==> build 4: inputs <==
==> flow/design.v <==
module clk_ctrl
(
	input				wire				clk_i					,
	input				wire				rstn_i				,	
	input				wire	[15:0]	freq						,
	output			reg				dds1_o					,
	output			reg				dds_o						
);
reg	[31:0]	cnt;
wire	[63:0]	add;
assign add =freq*32'd4294967295/16'd30000;
always@(posedge clk_i or negedge rstn_i)
	if(rstn_i ==1'b0)
		cnt <=32'd0;
	else
		cnt <=cnt +add; 
always@(posedge clk_i or negedge rstn_i)
	if(rstn_i ==1'b0)
		dds_o <=1'b0;
	else if(cnt >=32'd2147483648)
		dds_o <=1'b1;
	else
		dds_o <=1'b0;		
reg	[31:0]	cnt1;
wire	[63:0]	add1;
assign add1 =(freq/8'd36)*32'd4294967295/16'd3000;
always@(posedge clk_i or negedge rstn_i)
	if(rstn_i ==1'b0)
		cnt1 <=32'd0;
	else
		cnt1 <=cnt1 +add1; 
always@(posedge clk_i or negedge rstn_i)
	if(rstn_i ==1'b0)
		dds1_o <=1'b0;
	else if(cnt1 >=32'd2147483648)
		dds1_o <=1'b1;
	else
		dds1_o <=1'b0;		
endmodule
==> flow/run.sh <==
#!/bin/bash
# the make line also repeats each setting of config.mk as NAME=value (left out here)
make -C /OpenROAD-flow-scripts/flow DESIGN_CONFIG=/design/flow/config.mk WORK_HOME=/design/flow/orfs CLKGATE_MAP_FILE= finish
==> flow/config.mk <==
export PLATFORM = sky130hd
export DESIGN_NAME = clk_ctrl
export DESIGN_NICKNAME = clk_ctrl
export VERILOG_FILES = /design/flow/design.v
export SDC_FILE = /design/flow/constraint.sdc
export NUM_CORES = 4
export LEC_CHECK = 0
export ABC_AREA = 1
export CAP_MARGIN = 0
export CELL_PAD_IN_SITES_DETAIL_PLACEMENT = 0
export CORE_ASPECT_RATIO = 0.93
export CORE_MARGIN = 2
export CORE_UTILIZATION = 72
export CTS_CLUSTER_DIAMETER = 27
export GPL_ROUTABILITY_DRIVEN = 1
export MAX_ROUTING_LAYER = met4
export PLACE_DENSITY_LB_ADDON = 0.2
export SETUP_SLACK_MARGIN = 5.0
export SLEW_MARGIN = 20
export TNS_END_PERCENT = 55
==> flow/constraint.sdc <==
create_clock -name core_clock -period 67.6 [get_ports {clk_i}]
set_input_delay 13.5200 -clock core_clock [delete_from_list [all_inputs] [get_ports {clk_i}]]
set_output_delay 13.5200 -clock core_clock [all_outputs]
set_load 0.01 [all_outputs]
==> trial 94: changes against build 4 <==
==> flow/config.mk (replaced) <==
export PLATFORM = sky130hd
export DESIGN_NAME = clk_ctrl
export DESIGN_NICKNAME = clk_ctrl
export VERILOG_FILES = /design/flow/design.v
export SDC_FILE = /design/flow/constraint.sdc
export NUM_CORES = 4
export LEC_CHECK = 0
export CAP_MARGIN = 20
export CORE_MARGIN = 2
export CORE_UTILIZATION = 71
export SLEW_MARGIN = 20
==> flow/constraint.sdc (replaced) <==
create_clock -name core_clock -period 84.3 [get_ports {clk_i}]
set_input_delay 16.8600 -clock core_clock [delete_from_list [all_inputs] [get_ports {clk_i}]]
set_output_delay 16.8600 -clock core_clock [all_outputs]
set_load 0.01 [all_outputs]
==> build 34: changes against build 4 <==
==> flow/config.mk (replaced) <==
export PLATFORM = sky130hd
export DESIGN_NAME = clk_ctrl
export DESIGN_NICKNAME = clk_ctrl
export VERILOG_FILES = /design/flow/design.v
export SDC_FILE = /design/flow/constraint.sdc
export NUM_CORES = 4
export LEC_CHECK = 0
export ABC_AREA = 1
export CAP_MARGIN = 20
export CORE_MARGIN = 2
export CORE_UTILIZATION = 72
export CTS_CLUSTER_SIZE = 95
export PLACE_DENSITY = 0.4
export SLEW_MARGIN = 20
export TNS_END_PERCENT = 15
==> flow/constraint.sdc (replaced) <==
create_clock -name core_clock -period 54.9 [get_ports {clk_i}]
set_input_delay 10.9800 -clock core_clock [delete_from_list [all_inputs] [get_ports {clk_i}]]
set_output_delay 10.9800 -clock core_clock [all_outputs]
set_load 0.01 [all_outputs]
==> trial 39: changes against build 4 <==
==> flow/config.mk (replaced) <==
export PLATFORM = sky130hd
export DESIGN_NAME = clk_ctrl
export DESIGN_NICKNAME = clk_ctrl
export VERILOG_FILES = /design/flow/design.v
export SDC_FILE = /design/flow/constraint.sdc
export NUM_CORES = 4
export LEC_CHECK = 0
export CAP_MARGIN = 20
export CORE_MARGIN = 2
export CORE_UTILIZATION = 40
export HOLD_SLACK_MARGIN = -0.05
export MAX_ROUTING_LAYER = met4
export SETUP_SLACK_MARGIN = 5.0
export SLEW_MARGIN = 20
==> flow/constraint.sdc (replaced) <==
create_clock -name core_clock -period 90.8 [get_ports {clk_i}]
set_input_delay 18.1600 -clock core_clock [delete_from_list [all_inputs] [get_ports {clk_i}]]
set_output_delay 18.1600 -clock core_clock [all_outputs]
set_load 0.01 [all_outputs]
==> notes <==
- Build 4 went through all stages and came out clean. Build 34 finished but fails on negative setup slack. Trial 94 finished with timing, DRC and antenna clean. Trial 39 produced a clean layout.
- In build 4 the global-route usage is lower than in trial 94, by 0.96 points.
- Non-clock buffer count: trial 94 is lower than build 34 (690).
- Against build 34, the critical path depth of trial 94 is lower by 116.
- The highest clock skew belongs to trial 39, the lowest to build 4.
- Between trial 94 and build 34, the lower synthesized cell count is in trial 94 (gap about 9%, measured against build 34).
- The lowest final area belongs to build 4, the highest to build 34.
- Die size, highest first: trial 39, trial 94, build 4, build 34.
- The lowest via count belongs to build 4, the highest to build 34.
- Against trial 94, the routed wire length of build 34 is larger by 7.9%.
==> figures <==
item                                                               trial 94         build 4        trial 39                    build 34
Final RePlAce weighted congestion                                      1.01            1.02           0.982                       0.997
Register-to-register setup slack                                   77960 ps        62670 ps        84230 ps                    49910 ps
Num tapcells                                                           1040             960            1876                         940
Run status                                                   finished clean  finished clean  finished clean  complete, but fails checks
Violated checks                                                           -               -               -        negative setup slack
DR pass1 iterations                                                       7               8               6                          22
GR met2 Demand/Resource                                               0.590           0.577           0.363                       0.674
Number of warning messages in the logs                                   64              62              62                          66
Half-perimeter wire length of the detailed placement result          122 mm          107 mm          129 mm                      119 mm
RSZ-0062 raised after global routing                                     no              no              no                         yes
Initial Utilization                                                   0.719           0.727           0.401                       0.730
Post-synthesis cell count from yosys                                   7093            7835            7093                        7835
Number of unique standard cell types used by synthesis                  223              84             223                          84
Number of rows created at floorplan                                     102              94             137                          97
Post-Layout Inst Area                                             55700 µm²       55600 µm²       56700 µm²                   61600 µm²
Std-Cell Core Area                                                77600 µm²       70700 µm²      139000 µm²                   70400 µm²
Clk_buf instances                                                        11              11              10                          10
Largest fanout on the critical path                                      23              11              23                           9

---

==> inputs of v32 <==
Starts from the design.v that is shown in full above.
clock: 17.2 ns
lec_check: 0
abc_area: 1
cap_margin: 40
core_aspect_ratio: 0.9
core_margin: 2
core_utilization: 72
cts_cluster_size: 14
place_density_lb_addon: 0.14
setup_slack_margin: 4.9
slew_margin: 20
run.sh (not shown) runs the stock make flow with config.mk's settings and CLKGATE_MAP_FILE=.
==> v30: changes against v32 <==
CAP_MARGIN = 20   (was 40)
CORE_ASPECT_RATIO = unset   (was 0.9)
CTS_CLUSTER_DIAMETER = 377   (was unset)
CTS_CLUSTER_SIZE = 90   (was 14)
HOLD_SLACK_MARGIN = 0.29   (was unset)
PLACE_DENSITY_LB_ADDON = unset   (was 0.14)
SETUP_SLACK_MARGIN = unset   (was 4.9)
==> flow/constraint.sdc (replaced) <==
create_clock -name core_clock -period 48.6 [get_ports {clk_i}]
set_input_delay 9.7200 -clock core_clock [delete_from_list [all_inputs] [get_ports {clk_i}]]
set_output_delay 9.7200 -clock core_clock [all_outputs]
set_load 0.01 [all_outputs]
==> results <==
- v30 stopped in 5_1_grt. v32 did not get past 3_5_place_dp.
- In die area, v30 and v32 hardly differ.
- Area after synthesis is the same in v30 and v32.
- Synthesized cell count is the same in v30 and v32.
==> figures <==
|  | v32 | v30 |
|---|---|---|
| Area of the chip | 73530 um2 | 73530 um2 |
| Global placer's final weighted congestion | 1.081 | 0.9803 |
| Height of the die | 257.5 um | 271.2 um |
| Placeable core area | 70330 um2 | 70390 um2 |
| Most common reg cell | sky130_fd_sc_hd__dfrtp_1 | sky130_fd_sc_hd__dfrtp_1 |
| Run status | stopped before the end | stopped before the end |
| Stage where the flow stopped | 3_5_place_dp | 5_1_grt |
| Total cells reported by yosys after synthesis | 7835 | 7835 |
| Die W | 285.6 um | 271.2 um |
| Fraction of the core area occupied by cells at floorplan | 73.07% | 73.01% |
| Placement row count | 92 | 97 |
| EDFF count, synth | 0 | 0 |
| Netlist area before placement | 51390 um2 | 51390 um2 |
| Top cell type's share of synthesized area | 14.09% | 14.09% |

---

==> inputs of v39 <==
RTL: the design.v shown in full above, as it stands there.
clock: 115.0 ns
lec_check: 0
cap_margin: 20
cell_pad_in_sites_detail_placement: 0
cell_pad_in_sites_global_placement: 1
core_aspect_ratio: 1.98
core_margin: 2
core_utilization: 58
cts_cluster_diameter: 399
cts_cluster_size: 98
gpl_routability_driven: 1
hold_slack_margin: 0.06
max_routing_layer: met4
setup_slack_margin: 1.27
slew_margin: 10
tns_end_percent: 25
==> v34: changes against v39 <==
CELL_PAD_IN_SITES_GLOBAL_PLACEMENT = default   (was 1)
CORE_ASPECT_RATIO = 0.93   (was 1.98)
CORE_UTILIZATION = 71   (was 58)
CTS_CLUSTER_DIAMETER = 341   (was 399)
CTS_CLUSTER_SIZE = 41   (was 98)
HOLD_SLACK_MARGIN = default   (was 0.06)
SETUP_SLACK_MARGIN = 0.88   (was 1.27)
SLEW_MARGIN = 20   (was 10)
TNS_END_PERCENT = 100   (was 25)
==> flow/constraint.sdc (replaced) <==
create_clock -name core_clock -period 60.2 [get_ports {clk_i}]
set_input_delay 12.0400 -clock core_clock [delete_from_list [all_inputs] [get_ports {clk_i}]]
set_output_delay 12.0400 -clock core_clock [all_outputs]
set_load 0.01 [all_outputs]
==> v8: changes against v39 <==
CELL_PAD_IN_SITES_DETAIL_PLACEMENT = default   (was 0)
CELL_PAD_IN_SITES_GLOBAL_PLACEMENT = default   (was 1)
CORE_ASPECT_RATIO = default   (was 1.98)
CORE_UTILIZATION = 9   (was 58)
CTS_CLUSTER_DIAMETER = default   (was 399)
CTS_CLUSTER_SIZE = default   (was 98)
GPL_ROUTABILITY_DRIVEN = default   (was 1)
HOLD_SLACK_MARGIN = default   (was 0.06)
MAX_ROUTING_LAYER = default   (was met4)
SETUP_SLACK_MARGIN = default   (was 1.27)
SLEW_MARGIN = 20   (was 10)
TNS_END_PERCENT = default   (was 25)
==> flow/constraint.sdc (replaced) <==
create_clock -name core_clock -period 72.1 [get_ports {clk_i}]
set_input_delay 14.4200 -clock core_clock [delete_from_list [all_inputs] [get_ports {clk_i}]]
set_output_delay 14.4200 -clock core_clock [all_outputs]
set_load 0.01 [all_outputs]
==> results <==
Result of the run: v34 did not finish; v39 finished clean; v8 finished clean
Last stage reached: v34 global routing; v39 -; v8 -
Placed cell areas: v34 66400 um2; v39 55440 um2; v8 65600 um2
Estimated wirelength of the detail-placed design: v34 144600 um; v39 143400 um; v8 131200 um
Max stage delay on crit path: v34 -; v39 770 ps; v8 590 ps
Tap cells: v34 -; v39 1215; v8 8148
Final number of hold-violating endpoints: v34 -; v39 0; v8 0
Sequential cell area: v34 -; v39 1652 um2; v8 1652 um2
Most frequent CP cell: v34 -; v39 sky130_fd_sc_hd__a21oi_1; v8 sky130_fd_sc_hd__a21oi_1
Worst Reg-to-Reg Cells: v34 -; v39 32; v8 31
Type of the worst setup path: v34 -; v39 primary input to register; v8 primary input to register
Transition time of the tightest slew-check pin: v34 -; v39 1171 ps; v8 1125 ps
Required time of the worst setup path: v34 -; v39 115360 ps; v8 72410 ps

---

==> inputs of trial 81 <==
// clk_ctrl: RTL as listed in full above, without the edits since
make LEC_CHECK=0 CAP_MARGIN=20 CELL_PAD_IN_SITES_DETAIL_PLACEMENT=0 CELL_PAD_IN_SITES_GLOBAL_PLACEMENT=1 CORE_ASPECT_RATIO=0.93 CORE_MARGIN=2 CORE_UTILIZATION=58 CTS_CLUSTER_DIAMETER=399 CTS_CLUSTER_SIZE=98 GPL_ROUTABILITY_DRIVEN=1 MAX_ROUTING_LAYER=met4 SETUP_SLACK_MARGIN=1.27 SLEW_MARGIN=10 TNS_END_PERCENT=25 finish   # period 115.0 ns
==> build 78 (differences from trial 81) <==
==> flow/config.mk (replaced) <==
export PLATFORM = sky130hd
export DESIGN_NAME = clk_ctrl
export DESIGN_NICKNAME = clk_ctrl
export VERILOG_FILES = /design/flow/design.v
export SDC_FILE = /design/flow/constraint.sdc
export NUM_CORES = 4
export LEC_CHECK = 0
export CAP_MARGIN = 20
export CELL_PAD_IN_SITES_DETAIL_PLACEMENT = 1
export CELL_PAD_IN_SITES_GLOBAL_PLACEMENT = 1
export CORE_MARGIN = 2
export CORE_UTILIZATION = 40
export GPL_TIMING_DRIVEN = 0
export HOLD_SLACK_MARGIN = -0.05
export MAX_ROUTING_LAYER = met4
export SETUP_SLACK_MARGIN = 5.0
export SLEW_MARGIN = 10
==> flow/constraint.sdc (replaced) <==
create_clock -name core_clock -period 90.8 [get_ports {clk_i}]
set_input_delay 18.1600 -clock core_clock [delete_from_list [all_inputs] [get_ports {clk_i}]]
set_output_delay 18.1600 -clock core_clock [all_outputs]
set_load 0.01 [all_outputs]
==> trial 24 (differences from trial 81) <==
==> flow/config.mk (replaced) <==
export PLATFORM = sky130hd
export DESIGN_NAME = clk_ctrl
export DESIGN_NICKNAME = clk_ctrl
export VERILOG_FILES = /design/flow/design.v
export SDC_FILE = /design/flow/constraint.sdc
export NUM_CORES = 4
export LEC_CHECK = 0
export CAP_MARGIN = 20
export CELL_PAD_IN_SITES_GLOBAL_PLACEMENT = 1
export CORE_MARGIN = 2
export CORE_UTILIZATION = 63
export CTS_CLUSTER_DIAMETER = 285
export CTS_CLUSTER_SIZE = 98
export PLACE_DENSITY = 0.35
export SLEW_MARGIN = 20
export TNS_END_PERCENT = 15
==> flow/constraint.sdc (replaced) <==
create_clock -name core_clock -period 70.0 [get_ports {clk_i}]
set_input_delay 14.0000 -clock core_clock [delete_from_list [all_inputs] [get_ports {clk_i}]]
set_output_delay 14.0000 -clock core_clock [all_outputs]
set_load 0.01 [all_outputs]
==> comparison table <==
Result of the run: trial 24 no timing/DRC/antenna violations; trial 81 no timing/DRC/antenna violations; build 78 no timing/DRC/antenna violations
Routing usage on met2: trial 24 0.519; trial 81 0.500; build 78 0.427
Slowest Stage Delay on Critical Path: trial 24 0.59 ns; trial 81 0.93 ns; build 78 0.67 ns
Nets@finish: trial 24 7,898; trial 81 7,594; build 78 7,816
Relative slew slack: trial 24 0.224; trial 81 0.273; build 78 0.280
Overall die width: trial 24 302 um; trial 81 326 um; build 78 377 um
Routed metal-1 wirelength: trial 24 74.1 mm; trial 81 76.2 mm; build 78 89.2 mm
Chip height: trial 24 302 um; trial 81 303 um; build 78 377 um
Cell Rows: trial 24 109; trial 81 109; build 78 137
Met3 capacity usage during global routing: trial 24 0.0254; trial 81 0.0316; build 78 0.0112
Final HPWL from detailed placement: trial 24 124 mm; trial 81 130 mm; build 78 151 mm
Fill cell instance count of the final layout: trial 24 7,710; trial 81 9,130; build 78 17.2k
CP max FO: trial 24 15; trial 81 17; build 78 10
Hold Worst Slack: trial 24 0.437 ns; trial 81 0.400 ns; build 78 0.485 ns
Pin count of the biggest net entering global routing: trial 24 67; trial 81 54; build 78 36
Per-cell routed wire length: trial 24 18.6 um; trial 81 19.3 um; build 78 19.9 um
Number of warnings in the stage logs: trial 24 64; trial 81 64; build 78 62
Number of cells after detailed placement: trial 24 8,239; trial 81 8,186; build 78 8,992
Highest-delay cell along the critical path: trial 24 sky130_fd_sc_hd__fa_1; trial 81 sky130_fd_sc_hd__nor4b_1; build 78 sky130_fd_sc_hd__clkdlybuf4s50_1
Transition time of the tightest slew-check pin: trial 24 1.16 ns; trial 81 1.08 ns; build 78 1.07 ns
